File: flow/design.v
module ieee754_decoder(
    input mode_fp,               
    input [31:0] fp_a,           
    input [31:0] fp_b,           
    output wire sign_a,          
    output wire sign_b,          
    output reg [7:0] exp_a,      
    output reg [7:0] exp_b,      
    output reg [22:0] mant_a,    
    output reg [22:0] mant_b,    
    output wire is_nan_a,        
    output wire is_nan_b,        
    output wire is_inf_a,        
    output wire is_inf_b,        
    output wire is_zero_a,       
    output wire is_zero_b,       
    output wire is_denorm_a,     
    output wire is_denorm_b      
);
    localparam SP_EXP_MAX = 8'hFF;
    localparam HP_EXP_MAX = 5'h1F;
    localparam SP_EXP_BIAS = 127;
    localparam HP_EXP_BIAS = 15;
    wire [7:0] sp_exp_a, sp_exp_b;
    wire [22:0] sp_mant_a, sp_mant_b;
    assign sign_a = mode_fp ? fp_a[31] : fp_a[15];   
    assign sign_b = mode_fp ? fp_b[31] : fp_b[15];
    assign sp_exp_a = fp_a[30:23];
    assign sp_exp_b = fp_b[30:23];
    assign sp_mant_a = fp_a[22:0];
    assign sp_mant_b = fp_b[22:0];
    wire [4:0] hp_exp_a, hp_exp_b;
    wire [9:0] hp_mant_a, hp_mant_b;
    assign hp_exp_a = fp_a[14:10];   
    assign hp_exp_b = fp_b[14:10];
    assign hp_mant_a = fp_a[9:0];    
    assign hp_mant_b = fp_b[9:0];
    always @(*) begin
        if (mode_fp) begin
            exp_a = sp_exp_a;
            exp_b = sp_exp_b;
            mant_a = sp_mant_a;
            mant_b = sp_mant_b;
        end else begin
            exp_a = (hp_exp_a == 5'b0) ? 8'b0 : (hp_exp_a == 5'h1F) ? 8'hFF : hp_exp_a - HP_EXP_BIAS + SP_EXP_BIAS;
            exp_b = (hp_exp_b == 5'b0) ? 8'b0 : (hp_exp_b == 5'h1F) ? 8'hFF : hp_exp_b - HP_EXP_BIAS + SP_EXP_BIAS;
            mant_a = {hp_mant_a, 13'b0};
            mant_b = {hp_mant_b, 13'b0};
        end
    end
    wire sp_zero_a, sp_denorm_a, sp_inf_a, sp_nan_a;
    wire hp_zero_a, hp_denorm_a, hp_inf_a, hp_nan_a;
    assign sp_zero_a = (sp_exp_a == 8'b0) && (sp_mant_a == 23'b0);
    assign sp_denorm_a = (sp_exp_a == 8'b0) && (sp_mant_a != 23'b0);
    assign sp_inf_a = (sp_exp_a == 8'hFF) && (sp_mant_a == 23'b0);
    assign sp_nan_a = (sp_exp_a == 8'hFF) && (sp_mant_a != 23'b0);
    assign hp_zero_a = (hp_exp_a == 5'b0) && (hp_mant_a == 10'b0);
    assign hp_denorm_a = (hp_exp_a == 5'b0) && (hp_mant_a != 10'b0);
    assign hp_inf_a = (hp_exp_a == 5'h1F) && (hp_mant_a == 10'b0);
    assign hp_nan_a = (hp_exp_a == 5'h1F) && (hp_mant_a != 10'b0);
    wire sp_zero_b, sp_denorm_b, sp_inf_b, sp_nan_b;
    wire hp_zero_b, hp_denorm_b, hp_inf_b, hp_nan_b;
    assign sp_zero_b = (sp_exp_b == 8'b0) && (sp_mant_b == 23'b0);
    assign sp_denorm_b = (sp_exp_b == 8'b0) && (sp_mant_b != 23'b0);
    assign sp_inf_b = (sp_exp_b == 8'hFF) && (sp_mant_b == 23'b0);
    assign sp_nan_b = (sp_exp_b == 8'hFF) && (sp_mant_b != 23'b0);
    assign hp_zero_b = (hp_exp_b == 5'b0) && (hp_mant_b == 10'b0);
    assign hp_denorm_b = (hp_exp_b == 5'b0) && (hp_mant_b != 10'b0);
    assign hp_inf_b = (hp_exp_b == 5'h1F) && (hp_mant_b == 10'b0);
    assign hp_nan_b = (hp_exp_b == 5'h1F) && (hp_mant_b != 10'b0);
    assign is_zero_a = mode_fp ? sp_zero_a : hp_zero_a;
    assign is_zero_b = mode_fp ? sp_zero_b : hp_zero_b;
    assign is_denorm_a = mode_fp ? sp_denorm_a : hp_denorm_a;
    assign is_denorm_b = mode_fp ? sp_denorm_b : hp_denorm_b;
    assign is_inf_a = mode_fp ? sp_inf_a : hp_inf_a;
    assign is_inf_b = mode_fp ? sp_inf_b : hp_inf_b;
    assign is_nan_a = mode_fp ? sp_nan_a : hp_nan_a;
    assign is_nan_b = mode_fp ? sp_nan_b : hp_nan_b;
endmodule
module ieee754_encoder(
    input mode_fp,               
    input sign,                  
    input [7:0] exp,            
    input [22:0] mant,          
    output reg [31:0] fp_result  
);
    localparam SP_EXP_BIAS = 127;
    localparam HP_EXP_BIAS = 15;
    reg [4:0] hp_exp;
    reg [9:0] hp_mant;
    reg [8:0] temp_exp;
    always @(*) begin
        if (mode_fp) begin
            fp_result = {sign, exp, mant};
        end else begin
            if (exp == 8'b0) begin
                hp_exp = 5'b0;  
            end else if (exp == 8'hFF) begin
                hp_exp = 5'h1F;  
            end else begin
                temp_exp = exp - SP_EXP_BIAS + HP_EXP_BIAS;
                if (temp_exp <= 0) begin
                    hp_exp = 5'b0;  
                end else if (temp_exp >= 5'h1F) begin
                    hp_exp = 5'h1F;  
                end else begin
                    hp_exp = temp_exp[4:0];
                end
            end
            hp_mant = mant[22:13];
            fp_result = {16'b0, sign, hp_exp, hp_mant};
        end
    end
endmodule
module fp_adder_subber(
    input clk,
    input rst,
    input mode_fp,               
    input operation,             
    input sign_a,
    input sign_b,
    input [7:0] exp_a,
    input [7:0] exp_b,
    input [22:0] mant_a,
    input [22:0] mant_b,
    input round_mode,
    output reg result_sign,
    output reg [7:0] result_exp,
    output reg [22:0] result_mant,
    output reg overflow,
    output reg underflow,
    output reg inexact
);
    wire effective_sub;           
    wire [7:0] larger_exp, smaller_exp;
    wire [23:0] larger_mant, smaller_mant;   
    wire larger_sign, smaller_sign;
    wire exp_diff_overflow;
    wire [7:0] exp_diff;
    wire [25:0] aligned_smaller_mant;     
    wire [26:0] sum_result;  
    wire [4:0] leading_zeros;
    wire [7:0] normalized_exp;
    wire [22:0] normalized_mant;
    localparam SP_EXP_BIAS = 127;
    localparam HP_EXP_BIAS = 15;
    localparam SP_EXP_MAX = 8'hFF;
    localparam HP_EXP_MAX = 5'h1F;
    assign effective_sub = sign_a ^ sign_b ^ operation;
    wire a_larger = (exp_a > exp_b) || ((exp_a == exp_b) && (mant_a >= mant_b));
    assign larger_exp = a_larger ? exp_a : exp_b;
    assign smaller_exp = a_larger ? exp_b : exp_a;
    assign larger_mant = a_larger ? {1'b1, mant_a} : {1'b1, mant_b};
    assign smaller_mant = a_larger ? {1'b1, mant_b} : {1'b1, mant_a};
    assign larger_sign = a_larger ? sign_a : (sign_b ^ operation);
    assign smaller_sign = a_larger ? (sign_b ^ operation) : sign_a;
    assign {exp_diff_overflow, exp_diff} = larger_exp - smaller_exp;
    assign aligned_smaller_mant = (exp_diff >= 26) ? 26'b0 : ({smaller_mant, 2'b0} >> exp_diff);
    wire [25:0] larger_extended = {larger_mant, 2'b0};
    assign sum_result = effective_sub ? 
                    (larger_extended - aligned_smaller_mant) :
                    (larger_extended + aligned_smaller_mant);
    function [4:0] count_leading_zeros;
        input [26:0] value;
        integer j;
        reg found;
        begin
            count_leading_zeros = 27;
            found = 0;
            for (j = 26; j >= 0; j = j - 1) begin
                if (value[j] && !found) begin
                    count_leading_zeros = 26 - j;
                    found = 1;
                end
            end
        end
    endfunction
    assign leading_zeros = count_leading_zeros(sum_result);
    wire sum_zero = (sum_result == 27'b0);
    wire lz_under = (leading_zeros > larger_exp);
    wire [22:0] lz_mant =
        (leading_zeros == 5'd1)  ? sum_result[23:1] :
        (leading_zeros == 5'd2)  ? sum_result[22:0] :
        (leading_zeros == 5'd3)  ? {sum_result[21:0], 1'b0} :
        (leading_zeros == 5'd4)  ? {sum_result[20:0], 2'b0} :
        (leading_zeros == 5'd5)  ? {sum_result[19:0], 3'b0} :
        (leading_zeros == 5'd6)  ? {sum_result[18:0], 4'b0} :
        (leading_zeros == 5'd7)  ? {sum_result[17:0], 5'b0} :
        (leading_zeros == 5'd8)  ? {sum_result[16:0], 6'b0} :
        (leading_zeros == 5'd9)  ? {sum_result[15:0], 7'b0} :
        (leading_zeros == 5'd10) ? {sum_result[14:0], 8'b0} :
        (leading_zeros == 5'd11) ? {sum_result[13:0], 9'b0} : 23'b0;
    wire n_sign = sum_zero ? 1'b0 : larger_sign;
    wire [7:0] n_exp =
        sum_zero       ? 8'b0 :
        sum_result[26] ? larger_exp + 8'd1 :
        sum_result[25] ? larger_exp :
        sum_result[24] ? larger_exp - 8'd1 :
        lz_under       ? 8'b0 : larger_exp - leading_zeros;
    wire [22:0] n_mant =
        sum_zero       ? 23'b0 :
        sum_result[26] ? sum_result[25:3] :
        sum_result[25] ? sum_result[24:2] :
        sum_result[24] ? sum_result[23:1] :
        lz_under       ? 23'b0 : lz_mant;
    wire n_underflow = !sum_zero && !sum_result[26] && !sum_result[25] && !sum_result[24] && lz_under;
    wire n_inexact =
        sum_zero       ? 1'b0 :
        sum_result[26] ? (sum_result[2:0] != 3'b0) :
        sum_result[25] ? (sum_result[1:0] != 2'b0) :
        sum_result[24] ? sum_result[0] : 1'b0;
    wire sp_ovf = mode_fp && (n_exp >= SP_EXP_MAX);
    wire hp_ovf = !mode_fp && (n_exp >= (HP_EXP_MAX - HP_EXP_BIAS + SP_EXP_BIAS));
    always @(*) begin
        result_sign = n_sign;
        underflow = n_underflow;
        inexact = n_inexact;
        overflow = sp_ovf | hp_ovf;
        result_exp = sp_ovf ? SP_EXP_MAX : hp_ovf ? (HP_EXP_MAX - HP_EXP_BIAS + SP_EXP_BIAS) : n_exp;
        result_mant = (sp_ovf | hp_ovf) ? 23'b0 : n_mant;
    end
endmodule
module fp_multiplier(
    input clk,
    input rst,
    input mode_fp,               
    input sign_a,
    input sign_b,
    input [7:0] exp_a,
    input [7:0] exp_b,
    input [22:0] mant_a,
    input [22:0] mant_b,
    input round_mode,
    output reg result_sign,
    output reg [7:0] result_exp,
    output reg [22:0] result_mant,
    output reg overflow,
    output reg underflow,
    output reg inexact
);
    reg [23:0] mant_a_ext, mant_b_ext;   
    reg [47:0] product;                  
    reg [8:0] exp_sum;                  
    wire signed [9:0] biased_exp;              
    wire signed [9:0] hp_biased_exp;           
    localparam SP_EXP_BIAS = 127;
    localparam HP_EXP_BIAS = 15;
    localparam SP_EXP_MAX = 8'hFF;
    localparam HP_EXP_MAX = 5'h1F;
    reg [47:0] s1_product;
    reg signed [9:0]  s1_exp_sum;
    reg        s1_sign;
    assign biased_exp = s1_product[47] ? s1_exp_sum + 10'sd1 : s1_exp_sum;
    assign hp_biased_exp = biased_exp - SP_EXP_BIAS + HP_EXP_BIAS;
    always @(posedge clk) begin
        if (rst) begin
            result_sign <= 1'b0;
            result_exp <= 8'b0;
            result_mant <= 23'b0;
            overflow <= 1'b0;
            underflow <= 1'b0;
            inexact <= 1'b0;
            mant_a_ext <= 24'b0;
            mant_b_ext <= 24'b0;
            s1_product <= 48'b0;
            s1_exp_sum <= 10'b0;
            s1_sign <= 1'b0;
        end else begin
            mant_a_ext <= {1'b1, mant_a};
            mant_b_ext <= {1'b1, mant_b};
            s1_product <= {1'b1, mant_a} * {1'b1, mant_b};
            s1_exp_sum <= exp_a + exp_b - SP_EXP_BIAS;
            s1_sign <= sign_a ^ sign_b;
            result_sign <= s1_sign;
            overflow <= 1'b0;
            underflow <= 1'b0;
            if (s1_product[47]) begin
                result_mant <= s1_product[46:24];
                inexact <= (s1_product[23:0] != 24'b0);
            end else begin
                result_mant <= s1_product[45:23];
                inexact <= (s1_product[22:0] != 23'b0);
            end
            if (mode_fp) begin
                if (biased_exp <= 0) begin
                    result_exp <= 8'b0;
                    result_mant <= 23'b0;
                    underflow <= 1'b1;
                end else if (biased_exp >= SP_EXP_MAX) begin
                    result_exp <= SP_EXP_MAX;
                    result_mant <= 23'b0;
                    overflow <= 1'b1;
                end else begin
                    result_exp <= biased_exp[7:0];
                end
            end else begin
                if (hp_biased_exp <= 0) begin
                    result_exp <= 8'b0;
                    result_mant <= 23'b0;
                    underflow <= 1'b1;
                end else if (hp_biased_exp >= HP_EXP_MAX) begin
                    result_exp <= 8'hFF;  
                    result_mant <= 23'b0;
                    overflow <= 1'b1;
                end else begin
                    result_exp <= hp_biased_exp - HP_EXP_BIAS + SP_EXP_BIAS;
                end
            end
        end
    end
endmodule
module fp_divider(
    input clk,
    input rst,
    input start,
    input mode_fp,               
    input sign_a,                
    input sign_b,                
    input [7:0] exp_a,           
    input [7:0] exp_b,           
    input [22:0] mant_a,         
    input [22:0] mant_b,         
    input round_mode,
    output reg result_sign,
    output reg [7:0] result_exp,
    output reg [22:0] result_mant,
    output reg overflow,
    output reg underflow,
    output reg inexact,
    output reg ready
);
    reg [23:0] dividend, divisor;        
    reg [47:0] quotient;                
    reg [8:0] exp_diff;                 
    reg [8:0] biased_exp;               
    reg [2:0] div_state;
    localparam DIV_IDLE = 3'b000;
    localparam DIV_SETUP = 3'b001;
    localparam DIV_COMPUTE = 3'b010;
    localparam DIV_NORMALIZE = 3'b011;
    localparam DIV_ROUND = 3'b100;
    localparam DIV_DONE = 3'b101;
    reg [4:0] div_counter;
    reg [48:0] remainder;                
    integer i;
    reg [5:0] shift_amount;
    localparam SP_EXP_BIAS = 127;
    localparam HP_EXP_BIAS = 15;
    localparam SP_EXP_MAX = 8'hFF;
    localparam HP_EXP_MAX = 5'h1F;
    function [5:0] count_quotient_leading_zeros;
        input [47:0] value;
        integer j;
        begin
            count_quotient_leading_zeros = 46;
            for (j = 45; j >= 0; j = j - 1) begin
                if (value[j]) begin
                    count_quotient_leading_zeros = 45 - j;
                    j = -1;  
                end
            end
        end
    endfunction
    always @(posedge clk) begin
        if (rst) begin
            div_state <= DIV_IDLE;
            result_sign <= 1'b0;
            result_exp <= 8'b0;
            result_mant <= 23'b0;
            overflow <= 1'b0;
            underflow <= 1'b0;
            inexact <= 1'b0;
            ready <= 1'b1;
            div_counter <= 5'b0;
            quotient <= 48'b0;
            remainder <= 49'b0;
        end else begin
            case (div_state)
                DIV_IDLE: begin
                    ready <= 1'b1;
                    if (start) begin
                        ready <= 1'b0;
                        div_state <= DIV_SETUP;
                        result_sign <= sign_a ^ sign_b;
                        dividend <= {1'b1, mant_a};
                        divisor <= {1'b1, mant_b};
                        exp_diff <= exp_a - exp_b + SP_EXP_BIAS;
                        quotient <= 48'b0;
                        remainder <= {1'b0, {1'b1, mant_a}, 24'b0};  
                        div_counter <= 5'd24;  
                    end
                end
                DIV_SETUP: begin
                    div_state <= DIV_COMPUTE;
                end
                DIV_COMPUTE: begin
                    if (div_counter > 0) begin
                        if (remainder[48:24] >= {1'b0, divisor}) begin
                            remainder <= (remainder - {1'b0, divisor, 24'b0}) << 1;
                            quotient <= (quotient << 1) | 1'b1;
                        end else begin
                            remainder <= remainder << 1;
                            quotient <= quotient << 1;
                        end
                        div_counter <= div_counter - 1;
                    end else begin
                        div_state <= DIV_NORMALIZE;
                    end
                end
                DIV_NORMALIZE: begin
                    if (quotient[23]) begin
                        result_mant <= quotient[22:0];
                        biased_exp <= exp_diff;
                        inexact <= (remainder != 49'b0);
                    end else if (quotient[22]) begin
                        result_mant <= {quotient[21:0], 1'b0};
                        biased_exp <= exp_diff - 1;
                        inexact <= (remainder != 49'b0);
                    end else if (quotient[21]) begin
                        result_mant <= {quotient[20:0], 2'b0};
                        biased_exp <= exp_diff - 2;
                        inexact <= (remainder != 49'b0);
                    end else begin
                        result_mant <= 23'b0;
                        biased_exp <= 9'b0;
                        underflow <= 1'b1;
                    end
                    div_state <= DIV_ROUND;
                end
                DIV_ROUND: begin
                    if (mode_fp) begin
                        if (biased_exp <= 0) begin
                            result_exp <= 8'b0;
                            underflow <= 1'b1;
                        end else if (biased_exp >= SP_EXP_MAX) begin
                            result_exp <= SP_EXP_MAX;
                            overflow <= 1'b1;
                        end else begin
                            result_exp <= biased_exp[7:0];
                        end
                    end else begin
                        if ((biased_exp - SP_EXP_BIAS + HP_EXP_BIAS) <= 0) begin
                            result_exp <= 8'b0;
                            underflow <= 1'b1;
                        end else if ((biased_exp - SP_EXP_BIAS + HP_EXP_BIAS) >= HP_EXP_MAX) begin
                            result_exp <= 8'hFF;  
                            overflow <= 1'b1;
                        end else begin
                            result_exp <= (biased_exp - SP_EXP_BIAS + HP_EXP_BIAS) - HP_EXP_BIAS + SP_EXP_BIAS;
                        end
                    end
                    div_state <= DIV_DONE;
                end
                DIV_DONE: begin
                    ready <= 1'b1;
                    if (!start) begin
                        div_state <= DIV_IDLE;
                        overflow <= 1'b0;
                        underflow <= 1'b0;
                        inexact <= 1'b0;
                    end
                end
                default: div_state <= DIV_IDLE;
            endcase
        end
    end
endmodule
`timescale 1ns / 1ps
module alu(
    input clk,
    input rst,
    input [31:0] op_a,         
    input [31:0] op_b,         
    input [2:0] op_code,       
    input mode_fp,             
    input round_mode,          
    input start,               
    output reg [31:0] result,  
    output reg valid_out,      
    output reg [4:0] flags     
);
    localparam OP_ADD = 3'b000;   
    localparam OP_SUB = 3'b001;   
    localparam OP_MUL = 3'b010;   
    localparam OP_DIV = 3'b011;   
    localparam SP_SIGN_POS = 31;
    localparam SP_EXP_MSB = 30;
    localparam SP_EXP_LSB = 23;
    localparam SP_MANT_MSB = 22;
    localparam SP_MANT_LSB = 0;
    localparam SP_EXP_BIAS = 127;
    localparam SP_EXP_WIDTH = 8;
    localparam SP_MANT_WIDTH = 23;
    localparam HP_SIGN_POS = 15;
    localparam HP_EXP_MSB = 14;
    localparam HP_EXP_LSB = 10;
    localparam HP_MANT_MSB = 9;
    localparam HP_MANT_LSB = 0;
    localparam HP_EXP_BIAS = 15;
    localparam HP_EXP_WIDTH = 5;
    localparam HP_MANT_WIDTH = 10;
    wire sign_a, sign_b, result_sign;
    wire [7:0] exp_a, exp_b;
    wire [22:0] mant_a, mant_b;
    wire [7:0] result_exp;
    wire [22:0] result_mant;
    wire [31:0] encoded_result;
    wire is_nan_a, is_nan_b, is_inf_a, is_inf_b, is_zero_a, is_zero_b;
    wire is_denorm_a, is_denorm_b;
    reg [2:0] state;
    localparam IDLE = 3'b000;
    localparam DECODE = 3'b001;
    localparam COMPUTE = 3'b010;
    localparam NORMALIZE = 3'b011;
    localparam ENCODE = 3'b100;
    localparam DONE = 3'b101;
    reg [31:0] temp_a, temp_b;
    reg [2:0] current_op;
    reg current_mode;
    reg current_round_mode;
    reg [1:0] mul_counter;
    ieee754_decoder decoder_inst (
        .mode_fp(current_mode),
        .fp_a(temp_a),
        .fp_b(temp_b),
        .sign_a(sign_a),
        .sign_b(sign_b),
        .exp_a(exp_a),
        .exp_b(exp_b),
        .mant_a(mant_a),
        .mant_b(mant_b),
        .is_nan_a(is_nan_a),
        .is_nan_b(is_nan_b),
        .is_inf_a(is_inf_a),
        .is_inf_b(is_inf_b),
        .is_zero_a(is_zero_a),
        .is_zero_b(is_zero_b),
        .is_denorm_a(is_denorm_a),
        .is_denorm_b(is_denorm_b)
    );
    wire add_overflow, add_underflow, add_inexact;
    wire add_result_sign;
    wire [7:0] add_result_exp;
    wire [22:0] add_result_mant;
    fp_adder_subber adder_sub_inst (
        .clk(clk),
        .rst(rst),
        .mode_fp(current_mode),
        .operation(current_op[0]),  
        .sign_a(sign_a),
        .sign_b(sign_b),
        .exp_a(exp_a),
        .exp_b(exp_b),
        .mant_a(mant_a),
        .mant_b(mant_b),
        .round_mode(current_round_mode),
        .result_sign(add_result_sign),
        .result_exp(add_result_exp),
        .result_mant(add_result_mant),
        .overflow(add_overflow),
        .underflow(add_underflow),
        .inexact(add_inexact)
    );
    wire mul_overflow, mul_underflow, mul_inexact;
    wire mul_result_sign;
    wire [7:0] mul_result_exp;
    wire [22:0] mul_result_mant;
    fp_multiplier multiplier_inst (
        .clk(clk),
        .rst(rst),
        .mode_fp(current_mode),
        .sign_a(sign_a),
        .sign_b(sign_b),
        .exp_a(exp_a),
        .exp_b(exp_b),
        .mant_a(mant_a),
        .mant_b(mant_b),
        .round_mode(current_round_mode),
        .result_sign(mul_result_sign),
        .result_exp(mul_result_exp),
        .result_mant(mul_result_mant),
        .overflow(mul_overflow),
        .underflow(mul_underflow),
        .inexact(mul_inexact)
    );
    wire div_overflow, div_underflow, div_inexact, div_ready;
    wire div_result_sign;
    wire [7:0] div_result_exp;
    wire [22:0] div_result_mant;
    fp_divider divider_inst (
        .clk(clk),
        .rst(rst),
        .start((state == COMPUTE) && (current_op == OP_DIV) && !(is_nan_a || is_nan_b || is_inf_a || is_inf_b || is_zero_b)),
        .mode_fp(current_mode),
        .sign_a(sign_a),
        .sign_b(sign_b),
        .exp_a(exp_a),
        .exp_b(exp_b),
        .mant_a(mant_a),
        .mant_b(mant_b),
        .round_mode(current_round_mode),
        .result_sign(div_result_sign),
        .result_exp(div_result_exp),
        .result_mant(div_result_mant),
        .overflow(div_overflow),
        .underflow(div_underflow),
        .inexact(div_inexact),
        .ready(div_ready)
    );
    reg final_result_sign;
    reg [7:0] final_result_exp;
    reg [22:0] final_result_mant;
    reg final_overflow, final_underflow, final_inexact;
    always @(*) begin
        case (current_op)
            OP_ADD, OP_SUB: begin
                final_result_sign = add_result_sign;
                final_result_exp = add_result_exp;
                final_result_mant = add_result_mant;
                final_overflow = add_overflow;
                final_underflow = add_underflow;
                final_inexact = add_inexact;
            end
            OP_MUL: begin
                final_result_sign = mul_result_sign;
                final_result_exp = mul_result_exp;
                final_result_mant = mul_result_mant;
                final_overflow = mul_overflow;
                final_underflow = mul_underflow;
                final_inexact = mul_inexact;
            end
            OP_DIV: begin
                final_result_sign = div_result_sign;
                final_result_exp = div_result_exp;
                final_result_mant = div_result_mant;
                final_overflow = div_overflow;
                final_underflow = div_underflow;
                final_inexact = div_inexact;
            end
            default: begin
                final_result_sign = 1'b0;
                final_result_exp = 8'b0;
                final_result_mant = 23'b0;
                final_overflow = 1'b0;
                final_underflow = 1'b0;
                final_inexact = 1'b0;
            end
        endcase
    end
    ieee754_encoder encoder_inst (
        .mode_fp(current_mode),
        .sign(final_result_sign),
        .exp(final_result_exp),
        .mant(final_result_mant),
        .fp_result(encoded_result)
    );
    always @(posedge clk) begin
        if (rst) begin
            state <= IDLE;
            result <= 32'b0;
            valid_out <= 1'b0;
            flags <= 5'b0;
            mul_counter <= 2'b0;
        end else begin
            case (state)
                IDLE: begin
                    valid_out <= 1'b0;
                    if (start) begin
                        temp_a <= op_a;
                        temp_b <= op_b;
                        current_op <= op_code;
                        current_mode <= mode_fp;
                        current_round_mode <= round_mode;
                        state <= DECODE;
                    end
                end
                DECODE: begin
                    state <= COMPUTE;
                end
                COMPUTE: begin
                    if (is_nan_a || is_nan_b) begin
                        if (current_mode)  
                            result <= 32'h7FC00000;  
                        else  
                            result <= {16'h0, 16'h7E00};  
                        flags <= 5'b10000;  
                        state <= DONE;
                    end else if (is_inf_a || is_inf_b) begin
                        case (current_op)
                            OP_ADD, OP_SUB: begin
                                if (is_inf_a && is_inf_b && (sign_a ^ sign_b ^ current_op[0])) begin
                                    if (current_mode)
                                        result <= 32'h7FC00000;
                                    else
                                        result <= {16'h0, 16'h7E00};
                                    flags <= 5'b10000;  
                                end else begin
                                    flags <= 5'b0;
                                    if (current_mode)
                                        result <= is_inf_a ? temp_a : temp_b;
                                    else
                                        result <= is_inf_a ? temp_a : temp_b;
                                end
                            end
                            OP_MUL: begin
                                if (is_zero_a || is_zero_b) begin
                                    if (current_mode)
                                        result <= 32'h7FC00000;
                                    else
                                        result <= {16'h0, 16'h7E00};
                                    flags <= 5'b10000;  
                                end else begin
                                    flags <= 5'b0;
                                    if (current_mode)
                                        result <= {sign_a ^ sign_b, 8'hFF, 23'b0};
                                    else
                                        result <= {16'b0, sign_a ^ sign_b, 5'h1F, 10'b0};
                                end
                            end
                            OP_DIV: begin
                                if (is_inf_a && is_inf_b) begin
                                    if (current_mode)
                                        result <= 32'h7FC00000;
                                    else
                                        result <= {16'h0, 16'h7E00};
                                    flags <= 5'b10000;  
                                end else if (is_inf_a) begin
                                    flags <= 5'b0;
                                    if (current_mode)
                                        result <= {sign_a ^ sign_b, 8'hFF, 23'b0};
                                    else
                                        result <= {16'b0, sign_a ^ sign_b, 5'h1F, 10'b0};
                                end else begin
                                    flags <= 5'b0;
                                    if (current_mode)
                                        result <= {sign_a ^ sign_b, 31'b0};
                                    else
                                        result <= {16'b0, sign_a ^ sign_b, 15'b0};
                                end
                            end
                        endcase
                        state <= DONE;
                    end else if (is_zero_b && current_op == OP_DIV) begin
                        if (is_zero_a) begin
                            if (current_mode)
                                result <= 32'h7FC00000;
                            else
                                result <= {16'h0, 16'h7E00};
                            flags <= 5'b10000;  
                        end else begin
                            if (current_mode)
                                result <= {sign_a ^ sign_b, 8'hFF, 23'b0};
                            else
                                result <= {16'b0, sign_a ^ sign_b, 5'h1F, 10'b0};
                            flags <= 5'b01000;  
                        end
                        state <= DONE;
                    end else if ((is_zero_a || is_zero_b) && current_op == OP_MUL) begin
                        if (current_mode)
                            result <= {sign_a ^ sign_b, 31'b0};  
                        else
                            result <= {16'b0, sign_a ^ sign_b, 15'b0};  
                        flags <= 5'b0;  
                        state <= DONE;
                    end else begin
                        if (current_op == OP_MUL) begin
                            mul_counter <= 2'd2;
                        end
                        state <= NORMALIZE;
                    end
                end
                NORMALIZE: begin
                    if (final_overflow) begin
                        if (current_mode)  
                            result <= {final_result_sign, 8'hFF, 23'b0};  
                        else  
                            result <= {16'b0, final_result_sign, 5'h1F, 10'b0};  
                        flags[4] <= 1'b0;  
                        flags[3] <= 1'b0;  
                        flags[2] <= 1'b1;  
                        flags[1] <= 1'b0;  
                        flags[0] <= final_inexact;  
                        state <= DONE;
                    end else if (final_underflow) begin
                        if (current_mode)
                            result <= {final_result_sign, 31'b0};  
                        else
                            result <= {16'b0, final_result_sign, 15'b0};  
                        flags[4] <= 1'b0;  
                        flags[3] <= 1'b0;  
                        flags[2] <= 1'b0;  
                        flags[1] <= 1'b1;  
                        flags[0] <= final_inexact;  
                        state <= DONE;
                    end else begin
                        flags[4] <= 1'b0;  
                        flags[3] <= 1'b0;  
                        flags[2] <= final_overflow;    
                        flags[1] <= final_underflow;   
                        flags[0] <= final_inexact;     
                        if (current_op == OP_DIV) begin
                            if (div_ready) begin
                                state <= ENCODE;
                            end
                        end else if (current_op == OP_MUL) begin
                            if (mul_counter == 0) begin
                                state <= ENCODE;
                            end else begin
                                mul_counter <= mul_counter - 1;
                            end
                        end else begin
                            state <= ENCODE;
                        end
                    end
                end
                ENCODE: begin
                    result <= encoded_result;
                    state <= DONE;
                end
                DONE: begin
                    valid_out <= 1'b1;
                    if (!start) begin
                        state <= IDLE;
                    end
                end
                default: state <= IDLE;
            endcase
        end
    end
endmodule
File: flow/run.sh
#!/bin/bash
# the make line also repeats each setting of config.mk as NAME=value (left out here)
make -C /OpenROAD-flow-scripts/flow DESIGN_CONFIG=/design/flow/config.mk WORK_HOME=/design/flow/orfs CLKGATE_MAP_FILE= finish
File: flow/config.mk
export PLATFORM = sky130hd
export DESIGN_NAME = alu
export DESIGN_NICKNAME = alu
export VERILOG_FILES = /design/flow/design.v
export SDC_FILE = /design/flow/constraint.sdc
export NUM_CORES = 4
export LEC_CHECK = 0
export CAP_MARGIN = 20
export CELL_PAD_IN_SITES_DETAIL_PLACEMENT = 1
export CORE_MARGIN = 7
export CORE_UTILIZATION = 40
export MAX_ROUTING_LAYER = met5
export SETUP_SLACK_MARGIN = -1.45
export SLEW_MARGIN = 20
export TNS_END_PERCENT = 35
File: flow/constraint.sdc
create_clock -name core_clock -period 15.2 [get_ports {clk}]
set_input_delay 3.0400 -clock core_clock [delete_from_list [all_inputs] [get_ports {clk}]]
set_output_delay 3.0400 -clock core_clock [all_outputs]
set_load 0.01 [all_outputs]
==> results of run 1 <==
## through the flow
stage | cell area [um2] | TNS (ns) | utilization | hold WS [ns] | setup WS, ns
finish | 52800 | -22.20 | 0.468 | 0.440 | -0.776
global route | 52800 | -49.13 | 0.468 | 0.452 | -1.41
CTS | 52800 | -24.98 | 0.468 | 0.445 | -0.813
detailed placement | 51300 | -21.02 | 0.455 | 0.429 | -0.708
global placement | 51300 | -16.18 | 0.455 | 0.419 | -0.569
floorplan | 45700 | -18.80 | - | 0.414 | -0.647
## metal layers
metal / vias to the layer above / routed length [um] / track usage
met5: - / 92 / 0.00824
met4: 2 / 11700 / 0.156
met3: 517 / 19600 / 0.0717
met2: 2243 / 85200 / 0.474
met1: 22631 / 83000 / 0.425
li1: 19474 / - / -
## layout make-up
| class | count | share of cell area |
|---|---|---|
| multi-input combinational | 4170 | 0.641 |
| inverter | 696 | 0.0494 |
| tap | 1500 | 0.0355 |
| clock buffer | 61 | 0.0238 |
| timing repair buffer | 612 | 0.0939 |
| antenna | 8 | 0.000379 |
| sequential | 345 | 0.151 |
| clock inverter | 20 | 0.00440 |
## what timing repair did
item                       4_1_cts  5_1_grt
setup endpoints to repair        0       32
buffers inserted                 0        0
gates resized                    0        3
==> reports/metrics.yaml, run 1 <==
max_stage_delay_ns: 0.59
h-tree-depth: 2
dp.cells: 7323
yosys-stat-cells: 5542
worstMarginPinSlew_ns: 1.21
grt_pass1_wl_mm: 296
cts_tree: "done"
slew_headroom: 0.181
fin_ws_ns: -0.776
nNetsFinal: 6782
vias: 44867
path_max_fanout: 15
holdPathEnd: "divider_inst.div_state[2]"
ys.flops: 345
crit_path_top_delay_cell: "or4b_1"
yosys.cell_types.count: 113
cp.required_ns: 15.78
r2r_cells: 74
numPortBuffers: 108
core_um2: 113000
fillCellCount: 13411
power.group.top: "combinational cells"
path_clk_slew_ns: 0.06
grt_pass1_vias: 46681
adder_share: 0.311
fin_crit_sh: 1.05
crit_start: "temp_a[11]"
yosysMostFrequentCell: "inv_1"
syn2layout_area_growth_pct: 15.7
wirelength_mm: 200
cp_data_arrival_time_ns: 16.56
p_comb_frac: 0.725
flop_area_um2: 8000
synth-xor-area-share: 0.0301
power_density_nw_per_um2: 152
syn_area_um2: 45700
min_path_type: "flop to flop"
r2r_end: "result[14]"
setup_violations: 39
synth_top_cell_by_area: "fa_1"
crit_cells: 74
drv_slew: 0
ys_seq_frac: 0.175
drc: 0
power_frac_clock: 0.137
first_iter_violations: 4655
num_io_pins: 110
mux_share: 0.0456
so.violations: "negative setup slack"
log.warning_count: 97
fp_nets: 6455
r2r_start: "temp_a[11]"
crit_path_start_kind: "flop"
worstHoldPathCells: 1
r2r_slack_ns: -0.78
p_int_w: 0.00371
top_cell_area_share: 0.215
status: "finished with violations"
report.final.hold_viol_count: 0
peakVddDrop_mv: 0.641
ys_area_um2: 45700
comb-power_w: 0.00583
setup.worst_path.class: "flop to flop"
grt_max_degree: 72
vias_per_cell: 6.05
ys_sh_simple: 0.185
antenna_found_initial: 8
cts.path.max_buffers: 3
crit_buf_inv: 9
crit_path_end: "result[14]"
final_antenna_net_count: 0
pwr-share-seq: 0.138
p_sw_w: 0.00433
period_minus_slack_ns: 15.98
crit_family: "AND-OR/OR-AND gates"
topCellsByArea: "fa_1 21%, dfxtp_1 10%, ha_1 9.6%"
synthArstFlopShare: 0
p_sw_frac: 0.538
p_clk_w: 0.00110
avgSynthCellArea_um2: 8.24
ys_warn_count: 6
cpMostUsedCell: "a21oi_1"
top_logic_kind: "adder cells"
ys_sh_aoi: 0.168
netlist_instances: 5542
die_area_um2: 124000
die_h_um: 352
core.rowCount: 123
grt_use_total: 0.315
core_util_floorplan: 0.405
wl_per_cell_um: 26.9
p_seq_w: 0.00111
hp-start: "divider_inst.div_state[3]"
critPathCaptureType: "flop"
instances_no_fill: 7412
total_power_w: 0.00804
cap_violations: 0
finalClockSkew_ns: 0.0699
max_clock_freq_mhz: 62.6
logic_area_um2: 33900
dpl.hpwl_mm: 158
die_w_um: 352
clock_latency_ns: 0.67
postCtsHoldBufs: 0
flop_cell: "dfxtp_1"
overflow: 0
yosys-top-cells-count: "682 x inv_1, 640 x nand2_1, 515 x nor2_1, 490 x fa_1, 351 x ha_1"
firstDrtPassIters: 9
cts_inserted_buffers: 44
edf_count: 109
gp_congestion: 1.02
p_leak_nw: 24.0
clock_sinks: 345
root_buffer: "clkbuf_16"
==> inputs of run 2 (changes only) <==
Settings changed: ABC_AREA set to 1, CELL_PAD_IN_SITES_DETAIL_PLACEMENT 1 to not set, CORE_ASPECT_RATIO set to 1.13, CORE_MARGIN 7 to 2, CORE_UTILIZATION 40 to 70, CTS_CLUSTER_DIAMETER set to 32, CTS_CLUSTER_SIZE set to 43, GPL_ROUTABILITY_DRIVEN set to 1, GPL_TIMING_DRIVEN set to 1, MAX_ROUTING_LAYER met5 to met4, PLACE_DENSITY_LB_ADDON set to 0.01, SETUP_SLACK_MARGIN -1.45 to 3.91, TNS_END_PERCENT 35 to not set.
Clock period 15.2 ns to 14.6 ns, I/O delays scaled along.
==> run 2 against run 1 <==
Effect of this change: the run now fails in global routing (5_1_grt); area after synthesis fell by 3.5%; synthesized cell count increased by 6.9%; die size is 48% lower.
==> reports/metrics.yaml, run 2 <==
gp_congestion: 1.12  # +10%
core_util_floorplan: 0.709  # +0.304
cts_inserted_buffers: 68  # +55%
dpl.hpwl_mm: 128  # -19%
flop_cell: "dfxtp_1"
yosys-top-cells-count: "1136 x nand2_1, 1003 x inv_1, 568 x nor2_1, 490 x fa_1, 374 x a21oi_1"
ys_seq_frac: 0.182  # +0.00635
root_buffer: "clkbuf_16"
clock_sinks: 345  # unchanged
failing_step: "global routing (5_1_grt)"
ys_area_um2: 44100  # -3.5%
dpl_worst_slack_ns: 1.03  # +1.74 ns
overflow: 20
synth-xor-area-share: 0.0191  # -0.0111
core.rowCount: 97  # -21%
firstError: "[ERROR GRT-0116] Global routing finished with congestion. Check the congestion regions in the DRC Viewer."
die_w_um: 240  # -32%
die_area_um2: 65000  # -48%
top_logic_kind: "adder cells"
avgSynthCellArea_um2: 7.44  # -9.7%
synth_top_cell_by_area: "fa_1"
ys_sh_simple: 0.209  # +0.0237
numPortBuffers: 108  # unchanged
yosys.cell_types.count: 79  # -30%
yosys-stat-cells: 5924  # +6.9%
netlist_instances: 5924  # +6.9%
h-tree-depth: 3  # +1
cts.path.max_buffers: 3  # unchanged
ys.flops: 345  # unchanged
postCtsHoldBufs: 0  # unchanged
syn_area_um2: 44100  # -3.5%
topCellsByArea: "fa_1 22%, dfxtp_1 11%, ha_1 10%"
mux_share: 0.000710  # -0.0449
ys_warn_count: 6  # unchanged
status: "did not finish"
adder_share: 0.322  # +0.0113
core_um2: 62100  # -45%
grt_use_total: 0.690
synthArstFlopShare: 0  # unchanged
ys_sh_aoi: 0.154  # -0.0135
edf_count: 109  # unchanged
num_io_pins: 110  # unchanged
die_h_um: 271  # -23%
postPlaceCellArea_um2: 47200  # -8.0%
yosysMostFrequentCell: "nand2_1"
dp.cells: 6844  # -6.5%
top_cell_area_share: 0.223  # +0.00779
fp_nets: 6837  # +5.9%
run 2: per-stage QoR:
stage / utilization / total power (W)
floorplan: - / 0.00413
global placement: 0.760 / 0.00539
detailed placement: 0.760 / 0.00565
CTS: 0.826 / 0.00764
run 2: what timing repair did:
item / CTS
pin swaps: 96
endpoints found under the setup margin: 56
gates cloned: 11
gates resized: 215
buffers inserted: 101
run 2: routing by layer:
layer  overflow  GRT usage
met4          9      0.627
met5          -          -
met3         10      0.476
met1          0      0.700
met2          1      0.866
==> inputs of run 3 (changes only) <==
Settings changed: ABC_AREA 1 to not set, CORE_ASPECT_RATIO 1.13 to not set, CORE_UTILIZATION 70 to 35, CTS_CLUSTER_DIAMETER 32 to not set, CTS_CLUSTER_SIZE 43 to not set, GPL_ROUTABILITY_DRIVEN 1 to not set, GPL_TIMING_DRIVEN 1 to not set, MAX_ROUTING_LAYER met4 to not set, PLACE_DENSITY_LB_ADDON 0.01 to not set, SETUP_SLACK_MARGIN 3.91 to not set.
Clock period 14.6 ns to 17.5 ns, I/O delays scaled along.
==> run 3 against run 2 <==
Effect of this change: the run now finishes clean; area after synthesis rose by 3.6%; synthesized cell count fell by 6.4%; die size rose by 110%.
==> reports/metrics.yaml, run 3 <==
status: "complete, no violations"
period_minus_slack_ns: 16.63
min_path_type: "flop to flop"
cap_violations: 0
p_comb_frac: 0.704
pwr-share-seq: 0.145
slew_headroom: 0.210
p_clk_w: 0.000994
flop_area_um2: 8000
r2r_cells: 69
worstMarginPinSlew_ns: 1.17
gp_congestion: 1.04  # -7.3%
vias: 42317
peakVddDrop_mv: 0.265
overflow: 0
grt.met2_usage: 0.397
yosys-top-cells-count: "682 x inv_1, 640 x nand2_1, 515 x nor2_1, 490 x fa_1, 351 x ha_1"
fillCellCount: 13162
r2r_start: "temp_b[11]"
cts_tree: "done"
p_seq_w: 0.000960
report.final.hold_viol_count: 0
netlist_instances: 5542  # -6.4%
die_area_um2: 133000  # +110%
p_sw_frac: 0.522
cp_data_arrival_time_ns: 17.18
grt_pass1_wl_mm: 266
nNetsFinal: 6541
power.group.top: "combinational cells"
p_int_w: 0.00316
path_max_fanout: 40
r2r_slack_ns: 0.87
first_iter_violations: 4776
gr-usage-met1: 0.362
syn2layout_area_growth_pct: 12.6
grt_pass1_vias: 40787
synth_top_cell_by_area: "fa_1"
hp-start: "state[3]"
crit_buf_inv: 7
wirelength_mm: 180
power_frac_clock: 0.150
worstHoldPathCells: 1
setup.worst_path.class: "flop to flop"
total_power_w: 0.00661
dpl.hpwl_mm: 138  # +8.6%
postCtsHoldBufs: 0  # unchanged
holdPathEnd: "state[2]"
fin_util: 0.397
ys_sh_simple: 0.185  # -0.0237
crit_path_end: "result[19]"
power_density_nw_per_um2: 129
yosys-stat-cells: 5542  # -6.4%
fin_crit_sh: 0.950
rsz0062_at_grt: "no"
synth-xor-area-share: 0.0301  # +0.0111
top_logic_kind: "adder cells"
num_io_pins: 110  # unchanged
ys_seq_frac: 0.175  # -0.00635
final_antenna_net_count: 0
top_cell_area_share: 0.215  # -0.00779
instances_no_fill: 7408
critPathCaptureType: "flop"
adder_share: 0.311  # -0.0113
cts_inserted_buffers: 45  # -34%
antenna_found_initial: 5
die_h_um: 365  # +35%
cpMostUsedCell: "a21oi_1"
mux_share: 0.0456  # +0.0449
finalSetupTns_ns: 0
crit_path_top_delay_cell: "or4b_1"
core.rowCount: 132  # +36%
ys.flops: 345  # unchanged
clock_latency_ns: 0.66
numPortBuffers: 108  # unchanged
crit_family: "AND-OR/OR-AND gates"
yosys.cell_types.count: 113  # +43%
vias_per_cell: 5.71
log.warning_count: 97
drc: 0
cts.path.max_buffers: 3  # unchanged
grt_use_met3: 0.0688
yosysMostFrequentCell: "inv_1"
ys_sh_aoi: 0.168  # +0.0135
drv_slew: 0
syn_area_um2: 45700  # +3.6%
logic_area_um2: 33900
core_um2: 129000  # +110%
setup_violations: 0
r2r_end: "result[19]"
fp_nets: 6455  # -5.6%
core_util_floorplan: 0.353  # -0.356
crit_start: "temp_b[11]"
h-tree-depth: 2  # -1
firstDrtPassIters: 8
comb-power_w: 0.00466
ys_area_um2: 45700  # +3.6%
p_sw_w: 0.00345
topCellsByArea: "fa_1 21%, dfxtp_1 10%, ha_1 9.6%"
crit_cells: 69
clock_sinks: 345  # unchanged
crit_path_start_kind: "flop"
ys_warn_count: 6  # unchanged
synthArstFlopShare: 0  # unchanged
cp.required_ns: 18.04
flop_cell: "dfxtp_1"
grt_use_total: 0.266
wl_per_cell_um: 24.4
grt-busiest-layer: "met2"
dp.cells: 7316  # +6.9%
root_buffer: "clkbuf_16"
avgSynthCellArea_um2: 8.24  # +11%
path_clk_slew_ns: 0.07
p_leak_nw: 22.9
die_w_um: 365  # +52%
max_clock_freq_mhz: 60.1
grt_max_degree: 98
finalClockSkew_ns: 0.0491
edf_count: 109  # unchanged
max_stage_delay_ns: 0.59
run 3: layer usage:
layer,vias up,part of all wire,wire length [um]
met5,-,0.00025,46
met4,6,0.051,9140
met3,395,0.11,19800
met2,2126,0.42,75800
met1,20804,0.42,75700
li1,18986,-,-
run 3: layout make-up:
cell class | instances | share of cell area
inverters | 696 | 0.0508
well taps | 1742 | 0.0424
repair buffers | 370 | 0.0609
clock buffers | 62 | 0.0249
multi-input cells | 4170 | 0.659
flip-flops and latches | 345 | 0.156
diodes | 1 | 0.0000487
clock inverters | 22 | 0.00601
run 3: what timing repair did:
item	4_1_cts	5_1_grt
endpoints found under the setup margin	0	36
buffers inserted	0	6
gates resized	0	11
run 3: per-stage QoR:
step                hold WS, ns  setup slack [ns]  cell area, um2
CTS                       0.433             0.723           51300
global route              0.438            0.0125           51400
global placement          0.418             0.953           49700
floorplan                 0.414              1.65           45700
detailed placement        0.431             0.821           49700
finish                    0.433             0.867           51400
==> inputs of run 4 (changes only) <==
Settings changed: ABC_AREA set to 1, CORE_UTILIZATION 35 to 72, CTS_CLUSTER_DIAMETER set to 163, CTS_CLUSTER_SIZE set to 97, PLACE_DENSITY set to 0.43, TNS_END_PERCENT set to 5.
Clock period 17.5 ns to 8.01 ns, I/O delays scaled along.
==> run 4 against run 3 <==
Effect of this change: synthesized cell count rose by 6.9%; area after synthesis down 3.5%; the flow now stops in global routing (5_1_grt); die size shrank 53%.
==> reports/metrics.yaml, run 4 <==
ys_seq_frac: 0.182  # +0.00635
yosys-stat-cells: 5924  # +6.9%
yosys-top-cells-count: "1136 x nand2_1, 1003 x inv_1, 568 x nor2_1, 490 x fa_1, 374 x a21oi_1"
cts.path.max_buffers: 3  # unchanged
core_um2: 60500  # -53%
edf_count: 109  # unchanged
postCtsHoldBufs: 0  # unchanged
overflow: 393
yosys.cell_types.count: 79  # -30%
ys_sh_aoi: 0.154  # -0.0135
die_w_um: 251  # -31%
die_h_um: 251  # -31%
firstError: "[ERROR GRT-0116] Global routing finished with congestion. Check the congestion regions in the DRC Viewer."
top_cell_area_share: 0.223  # +0.00779
synthArstFlopShare: 0  # unchanged
ys_warn_count: 6  # unchanged
top_logic_kind: "adder cells"
ys.flops: 345  # unchanged
clock_sinks: 345  # unchanged
die_area_um2: 63200  # -53%
grt_use_total: 0.850
avgSynthCellArea_um2: 7.44  # -9.7%
failing_step: "global routing (5_1_grt)"
cts_inserted_buffers: 10  # -78%
num_io_pins: 110  # unchanged
flop_cell: "dfxtp_1"
mux_share: 0.000710  # -0.0449
h-tree-depth: 1  # -1
netlist_instances: 5924  # +6.9%
topCellsByArea: "fa_1 22%, dfxtp_1 11%, ha_1 10%"
ys_sh_simple: 0.209  # +0.0237
status: "did not finish"
root_buffer: "clkbuf_16"
dpl.hpwl_mm: 150  # +8.3%
adder_share: 0.322  # +0.0113
synth_top_cell_by_area: "fa_1"
core_util_floorplan: 0.729  # +0.376
numPortBuffers: 108  # unchanged
core.rowCount: 90  # -32%
gp_congestion: 1.14  # +10%
ys_area_um2: 44100  # -3.5%
syn_area_um2: 44100  # -3.5%
fp_nets: 6837  # +5.9%
synth-xor-area-share: 0.0191  # -0.0111
yosysMostFrequentCell: "nand2_1"
run 4: through the flow:
| stage | instance area (um2) | power, W | worst slack, ns | std cells | hold WS (ns) |
|---|---|---|---|---|---|
| CTS | 53000 | 0.0132 | -3.80 | 7482 | 0.415 |
| detailed placement | 52100 | 0.0118 | -4.14 | 7446 | 0.392 |
| global placement | 52100 | 0.0110 | -3.58 | 7446 | 0.389 |
| floorplan | 44500 | 0.00753 | -3.12 | 5924 | 0.388 |
run 4: repair_timing:
item	4_1_cts
endpoints found under the setup margin	67
gates resized	119
buffers inserted	19
cloned	1
pin swaps	39
run 4: routing by layer:
layer,GRT overflow,global-route usage
met5,0,0.528
met4,132,0.853
met1,25,0.844
met2,196,0.969
met3,40,0.743
==> inputs of run 5 (changes only) <==
Settings changed: CTS_CLUSTER_DIAMETER 163 to 226, PLACE_DENSITY 0.43 to 0.4, SETUP_SLACK_MARGIN set to -0.87, TNS_END_PERCENT 5 to 10.
Clock period 8.01 ns to 9.01 ns, I/O delays scaled along.
==> run 5 against run 4 <==
Effect of this change: area after synthesis unchanged; die size unchanged; synthesized cell count unchanged; the run again fails in global routing (5_1_grt).
==> reports/metrics.yaml, run 5 <==
ys_sh_simple: 0.209  # unchanged
yosys-stat-cells: 5924  # unchanged
die_w_um: 251  # unchanged
root_buffer: "clkbuf_16"
flop_cell: "dfxtp_1"
ys_sh_aoi: 0.154  # unchanged
top_logic_kind: "adder cells"
mux_share: 0.000710  # unchanged
failing_step: "global routing (5_1_grt)"
synthArstFlopShare: 0  # unchanged
dpl.hpwl_mm: 149  # -0.94%
netlist_instances: 5924  # unchanged
cts.path.max_buffers: 3  # unchanged
adder_share: 0.322  # unchanged
h-tree-depth: 1  # unchanged
ys.flops: 345  # unchanged
edf_count: 109  # unchanged
core_util_floorplan: 0.729  # unchanged
firstError: "[ERROR GRT-0116] Global routing finished with congestion. Check the congestion regions in the DRC Viewer."
ys_seq_frac: 0.182  # unchanged
fp_nets: 6837  # unchanged
die_area_um2: 63200  # unchanged
yosysMostFrequentCell: "nand2_1"
die_h_um: 251  # unchanged
dpl_worst_slack_ns: -3.12  # +1.01 ns
cts_inserted_buffers: 9  # -1
ys_warn_count: 6  # unchanged
num_io_pins: 110  # unchanged
postCtsHoldBufs: 0  # unchanged
ys_area_um2: 44100  # unchanged
syn_area_um2: 44100  # unchanged
clock_sinks: 345  # unchanged
synth_top_cell_by_area: "fa_1"
synth-xor-area-share: 0.0191  # unchanged
top_cell_area_share: 0.223  # unchanged
numPortBuffers: 108  # unchanged
gp_congestion: 1.17  # +2.8%
dp.cells: 7412  # -0.46%
avgSynthCellArea_um2: 7.44  # unchanged
core_um2: 60500  # unchanged
overflow: 89
postPlaceCellArea_um2: 51900  # -0.42%
topCellsByArea: "fa_1 22%, dfxtp_1 11%, ha_1 10%"
core.rowCount: 90  # unchanged
grt_use_total: 0.750
status: "did not finish"
yosys.cell_types.count: 79  # unchanged
yosys-top-cells-count: "1136 x nand2_1, 1003 x inv_1, 568 x nor2_1, 490 x fa_1, 374 x a21oi_1"
-- run 5: metrics by stage --
step	hold WS [ns]	power (W)
floorplan	0.388	0.00670
global placement	0.390	0.00953
detailed placement	0.396	0.0101
CTS	0.420	0.0113
-- run 5: metal layers --
metal	global-route usage	overflow
met1	0.738	0
met2	0.930	47
met3	0.590	3
met4	0.746	39
met5	0.345	0
-- run 5: timing repair --
| item | CTS |
|---|---|
| resized | 124 |
| setup endpoints to repair | 53 |
| pin swaps | 72 |
| setup buffers | 68 |
| gates cloned | 4 |
==> inputs of run 6 (changes only) <==
Settings changed: ABC_AREA 1 to 0, CORE_ASPECT_RATIO set to 1.13, CTS_CLUSTER_DIAMETER 226 to 356, CTS_CLUSTER_SIZE 97 to 45, GPL_ROUTABILITY_DRIVEN set to 1, GPL_TIMING_DRIVEN set to 1, HOLD_SLACK_MARGIN set to 0.29, MAX_ROUTING_LAYER set to met4, PLACE_DENSITY 0.4 to not set, PLACE_DENSITY_LB_ADDON set to 0.0, SETUP_SLACK_MARGIN -0.87 to 3.29, TNS_END_PERCENT 10 to not set.
Clock period 9.01 ns to 11.1 ns, I/O delays scaled along.
==> run 6 against run 5 <==
Effect of this change: the flow again stops in global routing (5_1_grt); die size increased by 3.6%; area after synthesis is 3.6% higher; synthesized cell count down 6.4%.
==> reports/metrics.yaml, run 6 <==
ys_sh_aoi: 0.168  # +0.0135
synth_top_cell_by_area: "fa_1"
core_um2: 63000  # +4.2%
failing_step: "global routing (5_1_grt)"
ys_seq_frac: 0.175  # -0.00635
h-tree-depth: 1  # unchanged
ys_area_um2: 45700  # +3.6%
cts_inserted_buffers: 11  # +2
adder_share: 0.311  # -0.0113
core_util_floorplan: 0.724  # -0.00419
mux_share: 0.0456  # +0.0449
top_cell_area_share: 0.215  # -0.00779
yosysMostFrequentCell: "inv_1"
yosys-stat-cells: 5542  # -6.4%
grt_use_total: 0.710
top_logic_kind: "adder cells"
gp_congestion: 1.15  # -2.0%
synth-xor-area-share: 0.0301  # +0.0111
edf_count: 109  # unchanged
avgSynthCellArea_um2: 8.24  # +11%
die_w_um: 241  # -4.2%
die_area_um2: 65500  # +3.6%
yosys-top-cells-count: "682 x inv_1, 640 x nand2_1, 515 x nor2_1, 490 x fa_1, 351 x ha_1"
topCellsByArea: "fa_1 21%, dfxtp_1 10%, ha_1 9.6%"
numPortBuffers: 108  # unchanged
num_io_pins: 110  # unchanged
root_buffer: "clkbuf_16"
flop_cell: "dfxtp_1"
die_h_um: 272  # +8.1%
dpl.hpwl_mm: 144  # -3.3%
netlist_instances: 5542  # -6.4%
fp_nets: 6455  # -5.6%
ys_warn_count: 6  # unchanged
yosys.cell_types.count: 113  # +43%
cts.path.max_buffers: 3  # unchanged
clock_sinks: 345  # unchanged
ys.flops: 345  # unchanged
ys_sh_simple: 0.185  # -0.0237
overflow: 133
status: "did not finish"
dp.cells: 6960  # -6.1%
firstError: "[ERROR GRT-0116] Global routing finished with congestion. Check the congestion regions in the DRC Viewer."
syn_area_um2: 45700  # +3.6%
synthArstFlopShare: 0  # unchanged
core.rowCount: 98  # +8.9%
## run 6: per-layer routing
metal	GRT overflow	track usage
met2	62	0.902
met3	5	0.473
met4	66	0.671
met5	-	-
met1	0	0.712
## run 6: metrics by stage
stage | setup WS, ns | instance area [um2]
floorplan | -3.18 | 46300
global placement | -2.89 | 53100
detailed placement | -3.31 | 53100
CTS | -2.81 | 54100
## run 6: what timing repair did
item,CTS
buffers inserted,16
setup endpoints to repair,72
pin swaps,67
resized,113
hold buffers,0
==> inputs of run 7 (changes only) <==
Settings changed: ABC_AREA 0 to not set, CORE_ASPECT_RATIO 1.13 to not set, CORE_UTILIZATION 72 to 59, CTS_CLUSTER_DIAMETER 356 to not set, CTS_CLUSTER_SIZE 45 to not set, GPL_ROUTABILITY_DRIVEN 1 to not set, GPL_TIMING_DRIVEN 1 to not set, HOLD_SLACK_MARGIN 0.29 to not set, MAX_ROUTING_LAYER met4 to not set, PLACE_DENSITY_LB_ADDON 0.0 to not set, SETUP_SLACK_MARGIN 3.29 to 3.03.
Clock period 11.1 ns to 11.4 ns, I/O delays scaled along.
==> run 7 against run 6 <==
Effect of this change: now fails the layout checks on negative setup slack; die size is 22% higher; synthesized cell count is the same; area after synthesis is the same.
==> reports/metrics.yaml, run 7 <==
fillCellCount: 5517
p_sw_w: 0.00680
dpl_worst_slack_ns: -3.17  # +0.142 ns
flop_cell: "dfxtp_1"
ys_seq_frac: 0.175  # unchanged
pwr-share-seq: 0.113
worstMarginPinSlew_ns: 1.06
adder_share: 0.311  # unchanged
antenna_found_initial: 13
gp_congestion: 1.08  # -6.4%
root_buffer: "clkbuf_16"
mux_share: 0.0456  # unchanged
flop_area_um2: 8000
avgSynthCellArea_um2: 8.24  # unchanged
crit_path_top_delay_cell: "or4_4"
core_util_floorplan: 0.592  # -0.132
setup.worst_path.class: "flop to flop"
grt.met2_usage: 0.713
cts_tree: "done"
ys.flops: 345  # unchanged
grt_pass1_wl_mm: 288
die_area_um2: 79600  # +22%
final_cell_area_um2: 58600
dpl.hpwl_mm: 146  # +1.6%
whs_ns: 0.442
max_stage_delay_ns: 0.57
firstDrtPassIters: 8
so.violations: "negative setup slack"
crit_cells: 71
die_w_um: 282  # +17%
top_logic_kind: "adder cells"
logic_area_um2: 35900
grt-busiest-layer: "met2"
numPortBuffers: 108  # unchanged
finalSetupTns_ns: -100.76
min_path_type: "flop to flop"
peakVddDrop_mv: 0.711
status: "finished with violations"
r2r_slack_ns: -2.73
period_minus_slack_ns: 14.13
drc: 0
cts.path.max_buffers: 3  # unchanged
ys_sh_aoi: 0.168  # unchanged
synth_top_cell_by_area: "fa_1"
comb-power_w: 0.0101
fin_ws_ns: -2.73
p_clk_w: 0.00152
yosys-top-cells-count: "682 x inv_1, 640 x nand2_1, 515 x nor2_1, 490 x fa_1, 351 x ha_1"
ys_sh_simple: 0.185  # unchanged
grt_max_degree: 74
log.warning_count: 103
postPlaceCellArea_um2: 53600  # +0.98%
synthArstFlopShare: 0  # unchanged
rsz0062_at_grt: "yes"
path_max_fanout: 6
critPathCaptureType: "flop"
vias: 48266
core.rowCount: 102  # +4.1%
finalClockSkew_ns: 0.0597
ys_warn_count: 6  # unchanged
core_um2: 77100  # +22%
total_power_w: 0.0131
netlist_instances: 5542  # unchanged
yosys.cell_types.count: 113  # unchanged
r2r_start: "temp_b[11]"
cap_violations: 0
slew_headroom: 0.288
p_seq_w: 0.00149
grt_use_met3: 0.156
power_density_nw_per_um2: 224
cpMostUsedCell: "buf_4"
nNetsFinal: 7262
gr-usage-met1: 0.600
top_cell_area_share: 0.215  # unchanged
hp-start: "state[3]"
p_comb_frac: 0.771
p_sw_frac: 0.519
drv_slew: 0
yosys-stat-cells: 5542  # unchanged
vias_per_cell: 6.49
overflow: 0
final_antenna_net_count: 0
crit_start: "temp_b[11]"
first_iter_violations: 6599
worstHoldPathCells: 1
grt_pass1_vias: 46765
wirelength_mm: 200
report.final.hold_viol_count: 0
max_clock_freq_mhz: 70.8
p_leak_nw: 27.0
holdPathEnd: "state[2]"
syn_area_um2: 45700  # unchanged
setup_violations: 39
grt_use_total: 0.486
num_io_pins: 110  # unchanged
syn2layout_area_growth_pct: 28.3
die_h_um: 282  # +3.9%
fp_nets: 6455  # unchanged
crit_path_start_kind: "flop"
cts_inserted_buffers: 43  # +32
clock_latency_ns: 0.65
crit_family: "AND-OR/OR-AND gates"
yosysMostFrequentCell: "inv_1"
crit_path_end: "result[14]"
power_frac_clock: 0.116
synth-xor-area-share: 0.0301  # unchanged
p_int_w: 0.00631
h-tree-depth: 2  # +1
wl_per_cell_um: 26.9
topCellsByArea: "fa_1 21%, dfxtp_1 10%, ha_1 9.6%"
fin_crit_sh: 1.24
path_clk_slew_ns: 0.06
cp.required_ns: 11.94
r2r_end: "result[14]"
edf_count: 109  # unchanged
crit_buf_inv: 10
clock_sinks: 345  # unchanged
r2r_cells: 71
cp_data_arrival_time_ns: 14.66
power.group.top: "combinational cells"
ys_area_um2: 45700  # unchanged
run 7: cell type report:
| cell class | instances | area share |
|---|---|---|
| multi-input cells | 4171 | 0.613 |
| clock inverters | 25 | 0.00587 |
| repair buffers | 1092 | 0.158 |
| diodes | 10 | 0.000427 |
| well taps | 1040 | 0.0222 |
| clock buffers | 55 | 0.0202 |
| flip-flops and latches | 345 | 0.137 |
| inverters | 696 | 0.0446 |
run 7: per-stage QoR:
step | cells | utilization
6_report | 7434 | 0.760
5_1_grt | 7427 | 0.760
4_1_cts | 7382 | 0.745
3_5_place_dp | 7193 | 0.696
3_3_place_gp | 7192 | 0.695
2_1_floorplan | 5542 | -
run 7: repair_timing:
item                                    CTS  global route
hold endpoints to repair                  0             0
buffers inserted                         98            41
hold buffers                              0             0
cloned                                   11             1
endpoints found under the setup margin   63            62
resized                                 266           170
pin swaps                               186           131
run 7: per-layer routing:
metal | wire length (um) | share of wire
met3 | 27800 | 0.14
met2 | 82200 | 0.41
met5 | 73 | 0.00037
met1 | 70700 | 0.35
met4 | 19100 | 0.096
==> inputs of run 8 (changes only) <==
Settings changed: CORE_UTILIZATION 59 to 69, CTS_CLUSTER_SIZE set to 22, MAX_ROUTING_LAYER set to met4, SETUP_SLACK_MARGIN 3.03 to not set.
Clock period 11.4 ns to 13.6 ns, I/O delays scaled along.
==> run 8 against run 7 <==
Effect of this change: the layout still fails its checks (negative setup slack); non-clock buffer count is 284 lower; sequential share of layout area is 0.97 points higher; register-to-register slack better by 2.0 ns; synthesized cell count stayed put; count of clock-buffer cells in the layout is 3 lower; critical path type unchanged.
==> reports/metrics.yaml, run 8 <==
worstHoldPathCells: 1  # unchanged
top_cell_area_share: 0.215  # unchanged
crit_cells: 73  # +2.8%
adder_share: 0.311  # unchanged
core_um2: 65600  # -15%
antenna_found_initial: 24  # +11
yosys-top-cells-count: "682 x inv_1, 640 x nand2_1, 515 x nor2_1, 490 x fa_1, 351 x ha_1"
cts.path.max_buffers: 3  # unchanged
numPortBuffers: 108  # unchanged
grt_pass1_wl_mm: 278  # -3.4%
wl_per_cell_um: 27.2  # +1.2%
instances_no_fill: 7002  # -5.8%
wirelength_mm: 191  # -4.7%
holdPathEnd: "divider_inst.div_state[2]"
max_stage_delay_ns: 0.55  # -0.02 ns
p_sw_frac: 0.544  # +0.0253
total_power_w: 0.00937  # -29%
setup.worst_path.class: "flop to flop"
clock_sinks: 345  # unchanged
min_path_type: "flop to flop"
netlist_instances: 5542  # unchanged
top_logic_kind: "adder cells"
drc: 0  # unchanged
hp-start: "divider_inst.div_state[3]"
grt_pass1_vias: 47164  # +0.85%
crit_start: "temp_b[10]"
gp_congestion: 1.10  # +2.3%
vias: 48030  # -0.49%
rsz0062_at_grt: "yes"
flop_cell: "dfxtp_1"
final_cell_area_um2: 54700  # -6.6%
status: "finished with violations"
cap_violations: 0  # unchanged
power.group.top: "combinational cells"
comb-power_w: 0.00700  # -31%
synth_top_cell_by_area: "fa_1"
path_clk_slew_ns: 0.07  # about the same
nNetsFinal: 6975  # -4.0%
overflow: 0  # unchanged
worstMarginPinSlew_ns: 1.09  # +0.0247 ns
cts_tree: "done"
r2r_slack_ns: -0.77  # +1.96 ns
die_h_um: 261  # -7.4%
cp_data_arrival_time_ns: 14.86  # +0.20 ns
synth-xor-area-share: 0.0301  # unchanged
p_leak_nw: 25.2  # -6.9%
core.rowCount: 94  # -7.8%
fp_nets: 6455  # unchanged
power_density_nw_per_um2: 171  # -23%
dpl.hpwl_mm: 138  # -5.3%
path_max_fanout: 53  # +47
p_sw_w: 0.00510  # -25%
core_util_floorplan: 0.696  # +0.103
grt_max_degree: 64  # -14%
setup_violations: 39  # unchanged
crit_path_end: "result[12]"
clock_latency_ns: 0.62  # -0.03 ns
crit_path_start_kind: "flop"
die_w_um: 261  # -7.4%
postPlaceCellArea_um2: 51800  # -3.4%
log.warning_count: 103  # unchanged
finalClockSkew_ns: 0.0519  # -0.00774 ns
mux_share: 0.0456  # unchanged
first_iter_violations: 7488  # +13%
vias_per_cell: 6.86  # +5.7%
avgSynthCellArea_um2: 8.24  # unchanged
power_frac_clock: 0.121  # +0.005
p_comb_frac: 0.747  # -0.024
yosys.cell_types.count: 113  # unchanged
peakVddDrop_mv: 0.346  # -51%
num_io_pins: 110  # unchanged
report.final.hold_viol_count: 0  # unchanged
p_clk_w: 0.00113  # -26%
crit_family: "simple AND/OR/NAND/NOR gates"
ys_seq_frac: 0.175  # unchanged
topCellsByArea: "fa_1 21%, dfxtp_1 10%, ha_1 9.6%"
ys_area_um2: 45700  # unchanged
die_area_um2: 68200  # -14%
final_antenna_net_count: 0  # unchanged
cp.required_ns: 14.10  # +2.16 ns
edf_count: 109  # unchanged
period_minus_slack_ns: 14.37  # +0.241 ns
dp.cells: 6814  # -5.3%
fin_ws_ns: -0.766  # +1.96 ns
ys_warn_count: 6  # unchanged
crit_path_top_delay_cell: "or4_4"
ys_sh_aoi: 0.168  # unchanged
h-tree-depth: 2  # unchanged
r2r_end: "result[12]"
critPathCaptureType: "flop"
grt_use_total: 0.560  # +0.0739
max_clock_freq_mhz: 69.6  # -1.7%
syn_area_um2: 45700  # unchanged
crit_buf_inv: 13  # +3
r2r_start: "temp_b[10]"
p_seq_w: 0.00124  # -17%
synthArstFlopShare: 0  # unchanged
yosysMostFrequentCell: "inv_1"
r2r_cells: 73  # +2.8%
p_int_w: 0.00428  # -32%
syn2layout_area_growth_pct: 19.9
ys.flops: 345  # unchanged
so.violations: "negative setup slack"
pwr-share-seq: 0.132  # +0.019
slew_headroom: 0.253  # -0.0345
yosys-stat-cells: 5542  # unchanged
cts_inserted_buffers: 39  # -9.3%
drv_slew: 0  # unchanged
cpMostUsedCell: "buf_4"
firstDrtPassIters: 19  # +11
ys_sh_simple: 0.185  # unchanged
root_buffer: "clkbuf_16"
fin_crit_sh: 1.06  # -0.183
[run 8: layout make-up]
cell class	count	area (um2)
clock inverter	18	231
sequential	345	8000
multi-input combinational	4172	35100
clock buffer	52	1090
tap	864	1080
timing repair buffer	808	6530
antenna	47	118
fill	3807	10900
inverter	696	2610
[run 8: metrics by stage]
| stage | worst slack, ns | hold WS [ns] | utilization | TNS, ns |
|---|---|---|---|---|
| 4_1_cts | -0.316 | 0.445 | 0.823 | -9.05 |
| 3_5_place_dp | -1.02 | 0.431 | 0.789 | -33.92 |
| 2_1_floorplan | -0.681 | 0.414 | - | -19.28 |
| 6_report | -0.766 | 0.447 | 0.834 | -24.28 |
| 5_1_grt | -1.18 | 0.467 | 0.834 | -41.33 |
| 3_3_place_gp | -0.885 | 0.416 | 0.789 | -29.35 |
[run 8: per-layer routing]
metal / wire, um / part of all wire / GRT usage / up-vias
li1: - / - / - / 19939
met1: 61000 / 0.32 / 0.616 / 22249
met2: 77800 / 0.41 / 0.785 / 4207
met3: 31400 / 0.16 / 0.258 / 1635
met4: 20400 / 0.11 / 0.427 / 0
met5: 0 / 0 / - / -
[run 8: repair_timing]
item,CTS,global route
gates cloned,3,1
pin swaps,75,84
gates resized,106,96
setup endpoints to repair,39,39
buffers inserted,50,21
hold buffers,0,0
Power is estimated from default activity; no workload was simulated.
